==> inputs of v16 <==
==> flow/design.v (excerpt) <==
module DATAPATH_CON_PIPELINE(clk,reset,imem_addr,imem_rdata,dmem_addr,dmem_wdata,dmem_we,dmem_rdata);
==> flow/config.mk <==
export PLATFORM = sky130hd
export DESIGN_NAME = DATAPATH_CON_PIPELINE
export DESIGN_NICKNAME = DATAPATH_CON_PIPELINE
export VERILOG_FILES = /design/flow/design.v
export SDC_FILE = /design/flow/constraint.sdc
export NUM_CORES = 4
export LEC_CHECK = 0
export CAP_MARGIN = 20
export CORE_MARGIN = 2
export CORE_UTILIZATION = 70
export CTS_CLUSTER_SIZE = 40
export HOLD_SLACK_MARGIN = 0.29
export SETUP_SLACK_MARGIN = 1.11
export SLEW_MARGIN = 20
==> flow/constraint.sdc <==
create_clock -name core_clock -period 4.21 [get_ports {clk}]
set_input_delay 0.8420 -clock core_clock [delete_from_list [all_inputs] [get_ports {clk}]]
set_output_delay 0.8420 -clock core_clock [all_outputs]
set_load 0.01 [all_outputs]
run.sh (not shown) runs the stock make flow with config.mk's settings and CLKGATE_MAP_FILE=.
==> inputs of v36, as changes to v16 <==
Settings changed: ABC_AREA set to 1, CAP_MARGIN 20 to 10, CELL_PAD_IN_SITES_DETAIL_PLACEMENT set to 1, CELL_PAD_IN_SITES_GLOBAL_PLACEMENT set to 3, CORE_ASPECT_RATIO set to 0.6, CORE_UTILIZATION 70 to 40, CTS_CLUSTER_DIAMETER set to 307, CTS_CLUSTER_SIZE 40 to 17, GPL_TIMING_DRIVEN set to 0, HOLD_SLACK_MARGIN 0.29 to not set, MAX_ROUTING_LAYER set to met5, MIN_ROUTING_LAYER set to met2, SETUP_SLACK_MARGIN 1.11 to not set.
==> flow/constraint.sdc (replaced) <==
create_clock -name core_clock -period 4.41 [get_ports {clk}]
set_input_delay 0.8820 -clock core_clock [delete_from_list [all_inputs] [get_ports {clk}]]
set_output_delay 0.8820 -clock core_clock [all_outputs]
set_load 0.01 [all_outputs]
==> qor summary <==
| item | v36 | v16 |
|---|---|---|
| Sequential area share after synthesis | 52.24% | 55.63% |
| Post-CTS resize count | 287 | 238 |
| Count of buffers added by post-CTS timing repair for setup | 63 | 30 |
| Total instance count after detailed placement | 10888 | 6260 |
| Mux frac, synth | 0% | 23.63% |
| Gp weighted congestion | 1.341 | 1.023 |
| Half-perimeter wire length of the detailed placement result | 341300 µm | 148400 µm |
| Area share of the largest cell type after synthesis | 42.38% | 45.13% |
| Maximum level of the CTS H-tree | 3 | 4 |
| Post-synthesis cell count | 8282 | 4620 |
| Result of the run | did not finish | did not finish |
| Stage where the flow stopped | global routing | global routing |
| Adder-Cell Fraction of Synth Area | 2.329% | 2.495% |
| Cell variety after synth | 55 | 73 |

---

==> build 41 <==
DATAPATH_CON_PIPELINE again, from the RTL that the note above started with.
Settings: LEC_CHECK=0, ABC_AREA=0, CAP_MARGIN=20, CELL_PAD_IN_SITES_DETAIL_PLACEMENT=1, CELL_PAD_IN_SITES_GLOBAL_PLACEMENT=2, CORE_MARGIN=5, CORE_UTILIZATION=43, CTS_CLUSTER_DIAMETER=99, GPL_TIMING_DRIVEN=0, HOLD_SLACK_MARGIN=0.3, MAX_ROUTING_LAYER=met4, SLEW_MARGIN=30; clock period 7.5 ns.
==> build 47: changes against build 41 <==
==> flow/config.mk (replaced) <==
export PLATFORM = sky130hd
export DESIGN_NAME = DATAPATH_CON_PIPELINE
export DESIGN_NICKNAME = DATAPATH_CON_PIPELINE
export VERILOG_FILES = /design/flow/design.v
export SDC_FILE = /design/flow/constraint.sdc
export NUM_CORES = 4
export LEC_CHECK = 0
export CAP_MARGIN = 20
export CORE_MARGIN = 2
export CORE_UTILIZATION = 72
export SLEW_MARGIN = 20
==> flow/constraint.sdc (replaced) <==
create_clock -name core_clock -period 3.18 [get_ports {clk}]
set_input_delay 0.6360 -clock core_clock [delete_from_list [all_inputs] [get_ports {clk}]]
set_output_delay 0.6360 -clock core_clock [all_outputs]
set_load 0.01 [all_outputs]
==> notes <==
Build 41 produced a clean layout. Build 47 aborted during clock tree synthesis, error DPL-0033.
Against build 47, the die size of build 41 is higher by about 70%.
In area after synthesis, build 47 and build 41 do not differ.
Synthesized cell count is the same in build 47 and build 41.

---

==> inputs of run a <==
DATAPATH_CON_PIPELINE again, from the RTL that the note above started with.
Settings: LEC_CHECK=0, CAP_MARGIN=20, CELL_PAD_IN_SITES_GLOBAL_PLACEMENT=1, CORE_ASPECT_RATIO=1.05, CORE_MARGIN=2, CORE_UTILIZATION=71, CTS_CLUSTER_SIZE=37, GPL_ROUTABILITY_DRIVEN=1, MAX_ROUTING_LAYER=met4, MIN_ROUTING_LAYER=met1, PLACE_DENSITY=0.64, SLEW_MARGIN=20; clock period 4.4 ns.
==> run b (differences from run a) <==
==> flow/config.mk (replaced) <==
export PLATFORM = sky130hd
export DESIGN_NAME = DATAPATH_CON_PIPELINE
export DESIGN_NICKNAME = DATAPATH_CON_PIPELINE
export VERILOG_FILES = /design/flow/design.v
export SDC_FILE = /design/flow/constraint.sdc
export NUM_CORES = 4
export LEC_CHECK = 0
export CAP_MARGIN = 20
export CORE_MARGIN = 2
export CORE_UTILIZATION = 40
export SLEW_MARGIN = 20
==> flow/constraint.sdc (replaced) <==
create_clock -name core_clock -period 6.9 [get_ports {clk}]
set_input_delay 1.3800 -clock core_clock [delete_from_list [all_inputs] [get_ports {clk}]]
set_output_delay 1.3800 -clock core_clock [all_outputs]
set_load 0.01 [all_outputs]
==> run c (differences from run a) <==
==> flow/config.mk (replaced) <==
export PLATFORM = sky130hd
export DESIGN_NAME = DATAPATH_CON_PIPELINE
export DESIGN_NICKNAME = DATAPATH_CON_PIPELINE
export VERILOG_FILES = /design/flow/design.v
export SDC_FILE = /design/flow/constraint.sdc
export NUM_CORES = 4
export LEC_CHECK = 0
export CAP_MARGIN = 20
export CELL_PAD_IN_SITES_DETAIL_PLACEMENT = 1
export CORE_MARGIN = 2
export CORE_UTILIZATION = 40
export CTS_CLUSTER_DIAMETER = 20
export SLEW_MARGIN = 20
==> flow/constraint.sdc (replaced) <==
create_clock -name core_clock -period 7.5 [get_ports {clk}]
set_input_delay 1.5000 -clock core_clock [delete_from_list [all_inputs] [get_ports {clk}]]
set_output_delay 1.5000 -clock core_clock [all_outputs]
set_load 0.01 [all_outputs]
==> metrics.cfg <==
[clocking]
cts_setup_buffers = 0

[run_status]
status = complete, no violations

[global_route]
grt_util_met2_pct = 47.3
grt_use_total_pct = 29.3
use_met3_pct = 6.30

[die]
dieArea_sq_um = 168000
fp.dieW_um = 410

[placed_design]
placed_cells = 6748

# the run above: run c

==> metrics.cfg <==
[run_status]
status = aborted with a tool error
flow.stopped_at = global routing (5_1_grt)
first-error = [ERROR GRT-0232] Routing congestion too high. Check the congestion heatmap in the GUI.

[die]
dieArea_sq_um = 95400

[global_route]
grt_use_total_pct = 84.4

# the run above: run a

==> metrics.cfg <==
[clocking]
cts_setup_buffers = 0

[placed_design]
placed_cells = 6757

[global_route]
use_met3_pct = 4.15

[die]
fp.dieW_um = 410

[run_status]
status = complete, no violations

# the run above: run b


---

==> run A <==
DATAPATH_CON_PIPELINE again, from the RTL that the note above started with.
make LEC_CHECK=0 CAP_MARGIN=20 CORE_MARGIN=2 CORE_UTILIZATION=72 CTS_CLUSTER_SIZE=32 HOLD_SLACK_MARGIN=0.28 PLACE_DENSITY=0.64 SLEW_MARGIN=20 finish   # period 4.45 ns
==> run D: changes against run A <==
==> flow/config.mk (replaced) <==
export PLATFORM = sky130hd
export DESIGN_NAME = DATAPATH_CON_PIPELINE
export DESIGN_NICKNAME = DATAPATH_CON_PIPELINE
export VERILOG_FILES = /design/flow/design.v
export SDC_FILE = /design/flow/constraint.sdc
export NUM_CORES = 4
export LEC_CHECK = 0
export CAP_MARGIN = 15
export CELL_PAD_IN_SITES_GLOBAL_PLACEMENT = 3
export CORE_ASPECT_RATIO = 1.26
export CORE_MARGIN = 4
export CORE_UTILIZATION = 50
export CTS_CLUSTER_SIZE = 17
export GPL_ROUTABILITY_DRIVEN = 0
export HOLD_SLACK_MARGIN = 0.18
export MAX_ROUTING_LAYER = met4
export MIN_ROUTING_LAYER = met2
export PLACE_DENSITY_LB_ADDON = 0.3
export SLEW_MARGIN = 20
==> flow/constraint.sdc (replaced) <==
create_clock -name core_clock -period 7.69 [get_ports {clk}]
set_input_delay 1.5380 -clock core_clock [delete_from_list [all_inputs] [get_ports {clk}]]
set_output_delay 1.5380 -clock core_clock [all_outputs]
set_load 0.01 [all_outputs]
==> comparison <==
Run D ran to the end with no violations. Run A aborted during global routing (5_1_grt) with ODB-0269. In synthesized area, run D and run A do not differ. Synthesized cell count is the same in run A and run D. Of run D and run A, run D has the higher die area (gap about 47%, measured against run A).
==> figures <==
| item | run D | run A |
|---|---|---|
| # resized after CTS | 0 | 203 |
| Number of storage elements in the synthesis netlist | 1338 | 1338 |
| Total clock buffers created by CTS | 141 | 137 |
| Placed Instances | 6297 | 6106 |
| Yosys top cell by instances | sky130_fd_sc_hd__edfxtp_1 | sky130_fd_sc_hd__edfxtp_1 |
| Most used flip-flop cell after synthesis | sky130_fd_sc_hd__edfxtp_1 | sky130_fd_sc_hd__edfxtp_1 |
| Std-Cell Core Area | 131000 um2 | 91200 um2 |
| Worst slack, placed | 0.910 ns | -0.460 ns |
| Number of rows created at floorplan | 149 | 111 |
| PortBufs | 162 | 162 |
| Cell area reported after detailed placement | 69800 um2 | 72300 um2 |
| Cts hold-fix bufs | 0 | 0 |
| Outcome | timing/DRC/antenna clean | aborted with a tool error |
| Stage where the flow stopped | - | global routing (5_1_grt) |
| Total I/O pin count | 163 | 163 |
| Chip Area, Yosys | 66000 um2 | 66000 um2 |
| DIE WIDTH | 332 um | 307 um |
| Height of the die | 416 um | 307 um |
| HPWL Detailed | 128000 um | 138000 um |
| Die outline area | 138000 um2 | 94100 um2 |
| Post-CTS setup buffers | 0 | 35 |
| Starting density of the core | 0.504 | 0.723 |

---

==> v8 <==
Starting RTL as in the previous note.
export LEC_CHECK = 0
export CAP_MARGIN = 20
export CELL_PAD_IN_SITES_DETAIL_PLACEMENT = 2
export CELL_PAD_IN_SITES_GLOBAL_PLACEMENT = 2
export CORE_MARGIN = 2
export CORE_UTILIZATION = 29
export CTS_CLUSTER_DIAMETER = 130
export GPL_TIMING_DRIVEN = 0
export MAX_ROUTING_LAYER = met4
export PLACE_DENSITY_LB_ADDON = 0.18
export SETUP_SLACK_MARGIN = 0.69
export SLEW_MARGIN = 20
create_clock -name core_clock -period 3.96 [get_ports {clk}]
==> v37 (differences from v8) <==
CELL_PAD_IN_SITES_DETAIL_PLACEMENT = unset   (was 2)
CELL_PAD_IN_SITES_GLOBAL_PLACEMENT = 1   (was 2)
CORE_ASPECT_RATIO = 1.05   (was unset)
CORE_UTILIZATION = 64   (was 29)
CTS_CLUSTER_DIAMETER = 80   (was 130)
GPL_ROUTABILITY_DRIVEN = 1   (was unset)
GPL_TIMING_DRIVEN = unset   (was 0)
MIN_ROUTING_LAYER = met1   (was unset)
PLACE_DENSITY_LB_ADDON = 0.06   (was 0.18)
SETUP_SLACK_MARGIN = 1.0   (was 0.69)
==> flow/constraint.sdc (replaced) <==
create_clock -name core_clock -period 3.83 [get_ports {clk}]
set_input_delay 0.7660 -clock core_clock [delete_from_list [all_inputs] [get_ports {clk}]]
set_output_delay 0.7660 -clock core_clock [all_outputs]
set_load 0.01 [all_outputs]
==> v1 (differences from v8) <==
CAP_MARGIN = 40   (was 20)
CELL_PAD_IN_SITES_DETAIL_PLACEMENT = unset   (was 2)
CELL_PAD_IN_SITES_GLOBAL_PLACEMENT = unset   (was 2)
CORE_UTILIZATION = 70   (was 29)
CTS_CLUSTER_DIAMETER = 381   (was 130)
CTS_CLUSTER_SIZE = 14   (was unset)
GPL_TIMING_DRIVEN = unset   (was 0)
PLACE_DENSITY_LB_ADDON = unset   (was 0.18)
SETUP_SLACK_MARGIN = unset   (was 0.69)
==> flow/constraint.sdc (replaced) <==
create_clock -name core_clock -period 4.03 [get_ports {clk}]
set_input_delay 0.8060 -clock core_clock [delete_from_list [all_inputs] [get_ports {clk}]]
set_output_delay 0.8060 -clock core_clock [all_outputs]
set_load 0.01 [all_outputs]
==> v15 (differences from v8) <==
CELL_PAD_IN_SITES_DETAIL_PLACEMENT = unset   (was 2)
CELL_PAD_IN_SITES_GLOBAL_PLACEMENT = unset   (was 2)
CORE_UTILIZATION = 46   (was 29)
CTS_CLUSTER_DIAMETER = unset   (was 130)
GPL_TIMING_DRIVEN = unset   (was 0)
MAX_ROUTING_LAYER = unset   (was met4)
PLACE_DENSITY_LB_ADDON = unset   (was 0.18)
SETUP_SLACK_MARGIN = unset   (was 0.69)
==> flow/constraint.sdc (replaced) <==
create_clock -name core_clock -period 6.9 [get_ports {clk}]
set_input_delay 1.3800 -clock core_clock [delete_from_list [all_inputs] [get_ports {clk}]]
set_output_delay 1.3800 -clock core_clock [all_outputs]
set_load 0.01 [all_outputs]
==> impl_metrics.yaml <==
# flow metrics
final_layout:
  design_area_sq_mm: 0.0849
  comb_share: 0.366
  inverters: 132
outcome:
  status: "failed layout checks"
  failed_checks: "setup timing"
worst_setup_path:
  critPathLaunch: "call_ex_mem.dest_out[2]$_SDFF_PP0_"
  reg2regPathDepth: 21
power_and_ir_drop:
  comb_power_share: 0.164
sta:
  fin_ws_ps: -1130
  setup_viol: 264
That was v8.
==> impl_metrics.yaml <==
# flow metrics
final_layout:
  inverters: 132
  comb_share: 0.371
  design_area_sq_mm: 0.0750
power_and_ir_drop:
  comb_power_share: 0.130
detailed_routing:
  wl_met3_um: 17200
outcome:
  status: "complete, no violations"
worst_setup_path:
  reg2regPathDepth: 18
  r2r_end: "call_F_D.PC[29]$_SDFFE_PP0N_"
sta:
  setup_viol: 0
  timing.fmax_mhz: 157
  fin_ws_ps: 515
die:
  ios: 163
That was v15.
==> impl_metrics.yaml <==
# flow metrics
final_layout:
  design_area_sq_mm: 0.0795
  inverters: 132
outcome:
  failed_checks: "setup timing"
  status: "failed layout checks"
sta:
  fin_ws_ps: -969
  setup_viol: 263
power_and_ir_drop:
  comb_power_share: 0.167
run:
  max-cap-violations: 0
grt:
  grt_usage: 0.475
worst_setup_path:
  critPathLaunch: "call_mem_wb.dest_out[4]$_SDFF_PP0_"
  reg2regPathDepth: 18
worst_hold_path:
  min_path_cells: 2
That was v37.
==> impl_metrics.yaml <==
# yosys + openroad results
logic_synthesis:
  ys_warn_count: 12
  synth_nets: 4815
  largest_area_cell: "edfxtp_1"
  most_common_cell: "edfxtp_1"
outcome:
  failed_stage: "global routing (5_1_grt)"
  status: "stopped before the end"
die:
  coreArea_sq_mm: 0.0933
  fp_util: 0.707
placed_design:
  dp_slack_ps: -932
clock_network:
  cts_hold_buffers: 0
That was v1.

---

==> run K: inputs <==
DATAPATH_CON_PIPELINE again, from the RTL that the note above started with.
clock: 7.5 ns
lec_check: 0
abc_area: 0
cap_margin: 20
cell_pad_in_sites_detail_placement: 2
cell_pad_in_sites_global_placement: 2
core_aspect_ratio: 0.83
core_margin: 5
core_utilization: 43
cts_cluster_diameter: 99
gpl_routability_driven: 0
gpl_timing_driven: 0
hold_slack_margin: 0.3
max_routing_layer: met4
slew_margin: 30
==> run R: changes against run K <==
==> flow/config.mk (replaced) <==
export PLATFORM = sky130hd
export DESIGN_NAME = DATAPATH_CON_PIPELINE
export DESIGN_NICKNAME = DATAPATH_CON_PIPELINE
export VERILOG_FILES = /design/flow/design.v
export SDC_FILE = /design/flow/constraint.sdc
export NUM_CORES = 4
export LEC_CHECK = 0
export CAP_MARGIN = 40
export CORE_MARGIN = 2
export CORE_UTILIZATION = 66
export CTS_CLUSTER_DIAMETER = 381
export CTS_CLUSTER_SIZE = 14
export SLEW_MARGIN = 20
==> flow/constraint.sdc (replaced) <==
create_clock -name core_clock -period 4.03 [get_ports {clk}]
set_input_delay 0.8060 -clock core_clock [delete_from_list [all_inputs] [get_ports {clk}]]
set_output_delay 0.8060 -clock core_clock [all_outputs]
set_load 0.01 [all_outputs]
==> run Z: changes against run K <==
==> flow/config.mk (replaced) <==
export PLATFORM = sky130hd
export DESIGN_NAME = DATAPATH_CON_PIPELINE
export DESIGN_NICKNAME = DATAPATH_CON_PIPELINE
export VERILOG_FILES = /design/flow/design.v
export SDC_FILE = /design/flow/constraint.sdc
export NUM_CORES = 4
export LEC_CHECK = 0
export CAP_MARGIN = 20
export CELL_PAD_IN_SITES_GLOBAL_PLACEMENT = 0
export CORE_ASPECT_RATIO = 1.05
export CORE_MARGIN = 2
export CORE_UTILIZATION = 71
export CTS_CLUSTER_SIZE = 50
export GPL_ROUTABILITY_DRIVEN = 1
export MAX_ROUTING_LAYER = met4
export MIN_ROUTING_LAYER = met1
export PLACE_DENSITY_LB_ADDON = 0.06
export SLEW_MARGIN = 20
==> flow/constraint.sdc (replaced) <==
create_clock -name core_clock -period 4.4 [get_ports {clk}]
set_input_delay 0.8800 -clock core_clock [delete_from_list [all_inputs] [get_ports {clk}]]
set_output_delay 0.8800 -clock core_clock [all_outputs]
set_load 0.01 [all_outputs]
==> results <==
Run Z ended with an error in clock tree synthesis. Run R reached the layout checks and failed them: negative setup slack. Run K completed with no timing, DRC or antenna violations. First-iteration DRC count: run R is larger than run K (about 40%). In synthesized cell count, run R and run K do not differ. Against run R, the final cell count of run K is larger by about 10%. Maximum frequency: run R is larger than run K (about 53%). Area after synthesis is the same in run Z and run R. Cell area is about the same in run R and run K. Of run K and run R, run K has the higher worst hold slack (gap 0.0018 ns). The lowest die area belongs to run Z, the highest to run K. Against run K, the via count of run R is larger by 2.0%. Against run R, the clock-buffer cell count of run K is higher by 59.
==> figures <==
| metric | run Z | run R | run K |
|---|---|---|---|
| Outcome | did not finish | finished with violations | finished clean |
| Failing step | clock tree synthesis | - | - |
| Layout check failures | - | negative setup slack | - |
| Final-report setup violation count | - | 260 | 0 |
| Worst Reg2Reg Path Length in Cells | - | 21 | 19 |
| Register fraction of the total cell area | - | 0.475 | 0.475 |
| Clock skew | - | 0.0405 ns | 0.0461 ns |
| Crit path capture type | - | flop | flop |
| Final critical-path setup slack | - | -0.723 ns | 0.217 ns |
| Setup TNS after final layout | - | -137.47 ns | 0 ns |
| Antenna violation net count after detailed routing | - | 0 | 0 |
| Power attributed to combinational cells | - | 0.00559 W | 0.00258 W |
| Global routing usage summed across all routing layers | - | 0.442 | 0.345 |
| Power density normalized to cell area | - | 399 nW/um2 | 238 nW/um2 |
| CP Buf/Inv Count | - | 5 | 5 |
| Vias in the first global route | - | 47200 | 48400 |
| Number of nets in the final layout | - | 5363 | 5195 |
| Vias | - | 47200 | 46300 |
| Startpoint of the lowest-slack register-to-register path | - | ID_IE.src_2_out[3]$_SDFF_PN0_ | call_mem_wb.dest_out[1]$_SDFF_PP0_ |
| Path type of the worst min-delay path | - | reg2reg | reg2reg |
| TritonCTS buffer count | - | 105 | 144 |
| Standard cell with the maximum stage delay on the critical path | - | sky130_fd_sc_hd__or4_4 | sky130_fd_sc_hd__dfxtp_1 |
| Peak per-stage delay on the critical path | - | 0.55 ns | 0.62 ns |
| Comb gates | - | 2813 | 2813 |
Power figures rest on the tool's default switching activity, not on a simulated workload.
